==> run a: inputs <==
==> flow/design.v (excerpt) <==
module  uart_top(
								input  clk,
								input  rst_n,
								input  din,
								input sw8,
								output  reg  [23:0] pic_out,
								output  reg [16:0] addr,
								output  reg wr_ram,
								output  tx,
								output  reg pic_done,    
								output  reg  pic_download,    
								output  reg [7:0] rgb_led
								);
Settings: LEC_CHECK=0, ABC_AREA=1, CAP_MARGIN=20, CORE_MARGIN=2, CORE_UTILIZATION=72, CTS_CLUSTER_SIZE=37, GPL_ROUTABILITY_DRIVEN=0, PLACE_DENSITY=0.35, SETUP_SLACK_MARGIN=0.67, SLEW_MARGIN=20; clock period 2.31 ns.
run.sh (not shown) runs the stock make flow with config.mk's settings and CLKGATE_MAP_FILE=.
==> run b: changes against run a <==
Settings changed: CAP_MARGIN 20 to 40, CTS_CLUSTER_SIZE 37 to 95, GPL_ROUTABILITY_DRIVEN 0 to default, PLACE_DENSITY 0.35 to 0.44, SETUP_SLACK_MARGIN 0.67 to default, TNS_END_PERCENT from default to 20.
==> flow/constraint.sdc (replaced) <==
create_clock -name core_clock -period 5.11 [get_ports {clk}]
set_input_delay 1.0220 -clock core_clock [delete_from_list [all_inputs] [get_ports {clk}]]
set_output_delay 1.0220 -clock core_clock [all_outputs]
set_load 0.01 [all_outputs]
==> run c: changes against run a <==
Settings changed: CAP_MARGIN 20 to 40, CTS_CLUSTER_SIZE 37 to default, GPL_ROUTABILITY_DRIVEN 0 to default, PLACE_DENSITY 0.35 to default, SETUP_SLACK_MARGIN 0.67 to default, TNS_END_PERCENT from default to 20.
==> flow/constraint.sdc (replaced) <==
create_clock -name core_clock -period 7.49 [get_ports {clk}]
set_input_delay 1.4980 -clock core_clock [delete_from_list [all_inputs] [get_ports {clk}]]
set_output_delay 1.4980 -clock core_clock [all_outputs]
set_load 0.01 [all_outputs]
==> notes <==
Run c finished clean. Run a died in global routing. Run b passed the timing, design-rule and antenna checks.
Between run b and run c, the lower setup slack is in run b (gap 2.5 ns).
Combinational power: run c is smaller than run b (about 33%).
In synthesized cell count, run b and run c do not differ.
In run c the critical path depth is lower than in run b, by 17.
Against run b, the clock-buffer cell count of run c is higher by 1.
Between run c and run b, the lower via count is in run c (gap 1.3%, measured against run b).
Between run b and run c, the lower register-to-register slack is in run b (gap 2.6 ns).
Between run c and run b, the lower wire length is in run c (gap about 1.6%, measured against run b).
Of run c and run b, run c has the higher first-iteration DRC count (gap 29%, measured against run b).
In cell count, run b and run c do not differ.
Of run c and run b, run b has the higher clock power (gap 33%, measured against run b).


==> maple: inputs <==
==> flow/design.v <==
`timescale 1ns / 1ps
module uart_rx(
               input               clk          ,		 
               input               rst_n        ,	
               input               din          ,
               output  reg [7:0]    dout         ,		
               output  reg         dout_vld     
               );
parameter    	   BPS	  =	217;	 
reg   [14:0]        cnt0         ;
wire                add_cnt0     ;
wire                end_cnt0     ;
reg   [ 3:0]        cnt1         ;
wire                add_cnt1     ;
wire                end_cnt1     ;
reg                 rx0          ;	
reg                 rx1          ;	
reg                 rx2          ;	
wire                rx_en        ;
reg                 flag_add     ;
always @ (posedge clk or negedge rst_n) begin
	if(!rst_n) begin
		rx0 <= 1'b1;
        rx1 <= 1'b1;
        rx2 <= 1'b1;
	end
	else begin
		rx0 <= din;
        rx1 <= rx0;
        rx2 <= rx1;
	end
end
assign rx_en = rx2 & ~rx1;	
always @(posedge clk or negedge rst_n)begin
    if(!rst_n)begin
        cnt0 <= 0;
    end
    else if(add_cnt0)begin
        if(end_cnt0)
            cnt0 <= 0;
        else
            cnt0 <= cnt0 + 1;
    end
end
assign add_cnt0 = flag_add;
assign end_cnt0 = add_cnt0 && cnt0==BPS-1 ;
always @(posedge clk or negedge rst_n)begin 
    if(!rst_n)begin
        cnt1 <= 0;
    end
    else if(add_cnt1)begin
        if(end_cnt1)
            cnt1 <= 0;
        else
            cnt1 <= cnt1 + 1;
    end
end
assign add_cnt1 = end_cnt0;
assign end_cnt1 = add_cnt1 && cnt1==9-1 ;  
always @ (posedge clk or negedge rst_n)begin
	if(!rst_n) begin
		flag_add <= 1'b0;
	end
	else if(rx_en) begin		
		flag_add <= 1'b1;	
	end
    else if(end_cnt1) begin		
		flag_add <= 1'b0;	
	end
end
always @ (posedge clk or negedge rst_n)begin
	if(!rst_n) begin
		dout <= 8'd0;
	end
	else if(add_cnt0 && cnt0==BPS/2-1 && cnt1!=0) begin		 
	    dout[cnt1-1]<= rx2 ;
	end
end
always @ (posedge clk or negedge rst_n)begin
	if(!rst_n) begin
		dout_vld <= 1'b0;
	end
    else if(end_cnt1) begin		
		dout_vld <= 1'b1;	
	end
	else begin	
        dout_vld <= 1'b0;			
	end
end
endmodule
`timescale 1ns / 1ps
module uart_tx(
                 input             clk    ,			
                 input             rst_n  ,		
                 input [7:0]       din    ,
                 input             din_vld,	  
                 output reg        rdy    ,   
                 output reg        dout   
             );
parameter         BPS    = 217;
reg   [7:0]       tx_data_tmp;	
reg               flag_add   ;
reg   [14:0]      cnt0       ;
wire              add_cnt0   ;
wire              end_cnt0   ;
reg   [ 3:0]      cnt1       ;
wire              add_cnt1   ;
wire              end_cnt1   ;
wire  [ 9:0]      data       ;
always  @(posedge clk or negedge rst_n)begin
    if(rst_n==1'b0)begin
        flag_add <= 0;
    end
    else if(flag_add==0 && din_vld)begin
        flag_add <= 1;
    end
    else if(end_cnt1)begin
        flag_add <= 0;
    end
end
always @(posedge clk or negedge rst_n)begin
    if(!rst_n)begin
        cnt0 <= 0;
    end
    else if(add_cnt0)begin
        if(end_cnt0)
            cnt0 <= 0;
        else
            cnt0 <= cnt0 + 1;
    end
end
assign add_cnt0 = flag_add;
assign end_cnt0 = add_cnt0 && cnt0==BPS-1 ;
always @(posedge clk or negedge rst_n)begin 
    if(!rst_n)begin
        cnt1 <= 0;
    end
    else if(add_cnt1)begin
        if(end_cnt1)
            cnt1 <= 0;
        else
            cnt1 <= cnt1 + 1;
    end
end
assign add_cnt1 = end_cnt0;
assign end_cnt1 = add_cnt1 && cnt1==10-1 ;
always @ (posedge clk or negedge rst_n) begin
	if(!rst_n) begin
		tx_data_tmp <=8'd0;
	end
	else if(flag_add==1'b0 && din_vld) begin	
		tx_data_tmp <= din;	
	end
end
always @ (posedge clk or negedge rst_n) begin
	if(!rst_n) begin
		dout <= 1'b1;
	end
	else if(add_cnt0 && cnt0==1-1)begin
        dout<= data[cnt1];
    end 
end
assign  data = {1'b1,tx_data_tmp,1'b0};  
always  @(*)begin
    if(din_vld || flag_add)
        rdy = 1'b0;
    else
        rdy = 1'b1;
end
endmodule
module  uart_top(
								input  clk,
								input  rst_n,
								input  din,
								input sw8,
								output  reg  [23:0] pic_out,
								output  reg [16:0] addr,
								output  reg wr_ram,
								output  tx,
								output  reg pic_done,    
								output  reg  pic_download,    
								output  reg [7:0] rgb_led
								);
	wire   dout_vld;
	wire  [7:0] dout;
	reg [3:0] code_p;
	reg  [4:0]  cnt;
	reg  [3:0]  state;
	wire  [3:0]  code;
	wire [7:0]  temp;
	reg [23:0] pic_reg;
	parameter  monitor=0;   
	parameter  second=1 ;
	parameter  third=2 ;
	parameter   fouth=3;
	parameter   fiveth=4;
	parameter   sixth=5;
	parameter   send=6;
	parameter   stop=7;
	assign temp=(dout>8'd57)?(dout-8'd87):(dout-8'd48);
	assign code=temp[3:0];
	always  @ (posedge clk or negedge rst_n)
	    begin
			if  (!rst_n)
			   begin
			      state<=monitor;
				  wr_ram<=1;
				  pic_out<=0;
				  addr<=0;
				  pic_done<=0;
				  end
			else
	case (state)
	monitor:	begin
				   if (dout_vld)
						begin
						    wr_ram<=1;	
							pic_reg[23:20]<=code;
							state<=second;
							code_p<=code;
						end
				 else
				          state<=monitor;
					end
	second:	begin
					if (dout_vld)
							begin
								pic_reg[19:16]<=code;
								state<=third;
								rgb_led<={code_p,code};
							end
					else
							state<=second;
					end
		third:		begin
					if (dout_vld)
						begin
							pic_reg[15:12]<=code;
							state<=fouth;
							code_p<=code;
						end
					else
						state<=third;
					end
		fouth:		begin
					if (dout_vld)
						begin
							pic_reg[11:8]<=code;
							state<=fiveth;
							rgb_led<={code_p,code};
						end
					else
						state<=fouth;
					end
		fiveth:		begin
					if (dout_vld)
						begin
							pic_reg[7:4]<=code;
							state<=sixth;
							code_p<=code;
						end
					else
						state<=fiveth;
					end
        sixth:		begin
					if (dout_vld)
						begin
							pic_reg[3:0]<=code;
							state<=send;
							rgb_led<={code_p,code};
						end
					else
						state<=sixth;
					end
		send: 	 begin
						wr_ram<=0;
						pic_out<=pic_reg;
						if (addr<479)
							begin
								addr<=addr+1;								
								pic_done<=0;
								state<=monitor;
							end
			         else if (addr==479)
					        begin								 
							     addr<=0;		
								 pic_done<=1;
								 state<=stop;								
							end	 
						end
		stop:  begin
					if  (sw8==1)
					    state<=monitor;
					else
						begin
						state<=stop;
						end
				  end
		     endcase
		end
		always  @ (posedge  clk or negedge rst_n)
		    begin
				if (!rst_n)
					cnt<=0;
				else if (state==send)
				    cnt<=cnt+1;
			    else 
					cnt<=cnt;
			end
		always  @ (posedge  clk or negedge rst_n)
			begin
				if (!rst_n)
					pic_download<=1;
		   else if (cnt>=15)
					pic_download<=0;
			else
					pic_download<=1;
			end
		uart_rx #(.BPS(16)) uart_rx(
								.clk(clk),
								.rst_n(rst_n),
								.din(din),
								.dout(dout),
								.dout_vld(dout_vld)
								);
	   uart_tx #(.BPS(16)) uart_tx(
                              .clk(clk)    ,			
                              .rst_n(rst_n)  ,		
							  .din_vld(dout_vld)    ,
							  .din(dout),
							  .dout(tx),
							  .rdy()
							); 
		endmodule 
==> flow/run.sh <==
#!/bin/bash
# the make line also repeats each setting of config.mk as NAME=value (left out here)
make -C /OpenROAD-flow-scripts/flow DESIGN_CONFIG=/design/flow/config.mk WORK_HOME=/design/flow/orfs CLKGATE_MAP_FILE= finish
==> flow/config.mk <==
export PLATFORM = sky130hd
export DESIGN_NAME = uart_top
export DESIGN_NICKNAME = uart_top
export VERILOG_FILES = /design/flow/design.v
export SDC_FILE = /design/flow/constraint.sdc
export NUM_CORES = 4
export LEC_CHECK = 0
export CAP_MARGIN = 20
export CELL_PAD_IN_SITES_DETAIL_PLACEMENT = 1
export CELL_PAD_IN_SITES_GLOBAL_PLACEMENT = 1
export CORE_ASPECT_RATIO = 1.5
export CORE_MARGIN = 3
export CORE_UTILIZATION = 43
export CTS_CLUSTER_DIAMETER = 343
export CTS_CLUSTER_SIZE = 60
export GPL_ROUTABILITY_DRIVEN = 0
export GPL_TIMING_DRIVEN = 0
export HOLD_SLACK_MARGIN = 0.04
export SETUP_SLACK_MARGIN = 1.72
export SLEW_MARGIN = 5
==> flow/constraint.sdc <==
create_clock -name core_clock -period 10.0 [get_ports {clk}]
set_input_delay 2.0000 -clock core_clock [delete_from_list [all_inputs] [get_ports {clk}]]
set_output_delay 2.0000 -clock core_clock [all_outputs]
set_load 0.01 [all_outputs]
==> ember: changes against maple <==
--- a/flow/config.mk
+++ b/flow/config.mk
@@ -8,10 +8,8 @@
 export CAP_MARGIN = 20
-export CELL_PAD_IN_SITES_DETAIL_PLACEMENT = 1
+export CELL_PAD_IN_SITES_DETAIL_PLACEMENT = 2
 export CELL_PAD_IN_SITES_GLOBAL_PLACEMENT = 1
-export CORE_ASPECT_RATIO = 1.5
 export CORE_MARGIN = 3
-export CORE_UTILIZATION = 43
+export CORE_UTILIZATION = 49
 export CTS_CLUSTER_DIAMETER = 343
 export CTS_CLUSTER_SIZE = 60
-export GPL_ROUTABILITY_DRIVEN = 0
 export GPL_TIMING_DRIVEN = 0
==> juniper: changes against maple <==
==> flow/config.mk (replaced) <==
export PLATFORM = sky130hd
export DESIGN_NAME = uart_top
export DESIGN_NICKNAME = uart_top
export VERILOG_FILES = /design/flow/design.v
export SDC_FILE = /design/flow/constraint.sdc
export NUM_CORES = 4
export LEC_CHECK = 0
export ABC_AREA = 1
export CAP_MARGIN = 20
export CORE_MARGIN = 2
export CORE_UTILIZATION = 70
export CTS_CLUSTER_DIAMETER = 233
export CTS_CLUSTER_SIZE = 23
export SETUP_SLACK_MARGIN = 0.85
export SLEW_MARGIN = 20
==> flow/constraint.sdc (replaced) <==
create_clock -name core_clock -period 2.93 [get_ports {clk}]
set_input_delay 0.5860 -clock core_clock [delete_from_list [all_inputs] [get_ports {clk}]]
set_output_delay 0.5860 -clock core_clock [all_outputs]
set_load 0.01 [all_outputs]
==> comparison table <==
metric	ember	juniper	maple
Reported max-cap violation count	-	0	0
Post-DP HPWL	13.91 mm	9.274 mm	9.753 mm
Post-synthesis net count	554	773	554
Power dissipated in combinational cells	-	0.00209 W	0.000281 W
Effective utilization at floorplan	0.5149	0.7179	0.4397
Crit start category	-	flop	flop
Reported leakage power	-	4.239 nW	3.601 nW
Largest fanout on the critical path	-	4	9
Clock group share of total power	-	0.327	0.393
Clock sink count	-	154	154
Floorplan row count	41	36	55
Post-Syn Instances	528	747	528
Final total negative setup slack	-	0 ns	0 ns
Power in the clock group	-	0.00215 W	0.000623 W
Run status	did not finish	no timing/DRC/antenna violations	no timing/DRC/antenna violations
Failing step	4_1_cts	-	-
Deepest clock path buffer count	-	2	2
Fraction of area in multi-input gates	-	0.3277	0.3023
FF+latch area	-	0.004045 sq mm	0.004043 sq mm
Simple-gate area share of the yosys netlist	0.1363	0.2309	0.1363
Xor and xnor fraction of the mapped netlist area	0.04981	0.02996	0.04981
Logic inverters	-	99	21
WP data arrival	-	3.14 ns	4.10 ns
Cell area reported after detailed placement	0.007461 sq mm	0.007764 sq mm	0.007495 sq mm
Power figures rest on the tool's default switching activity, not on a simulated workload.
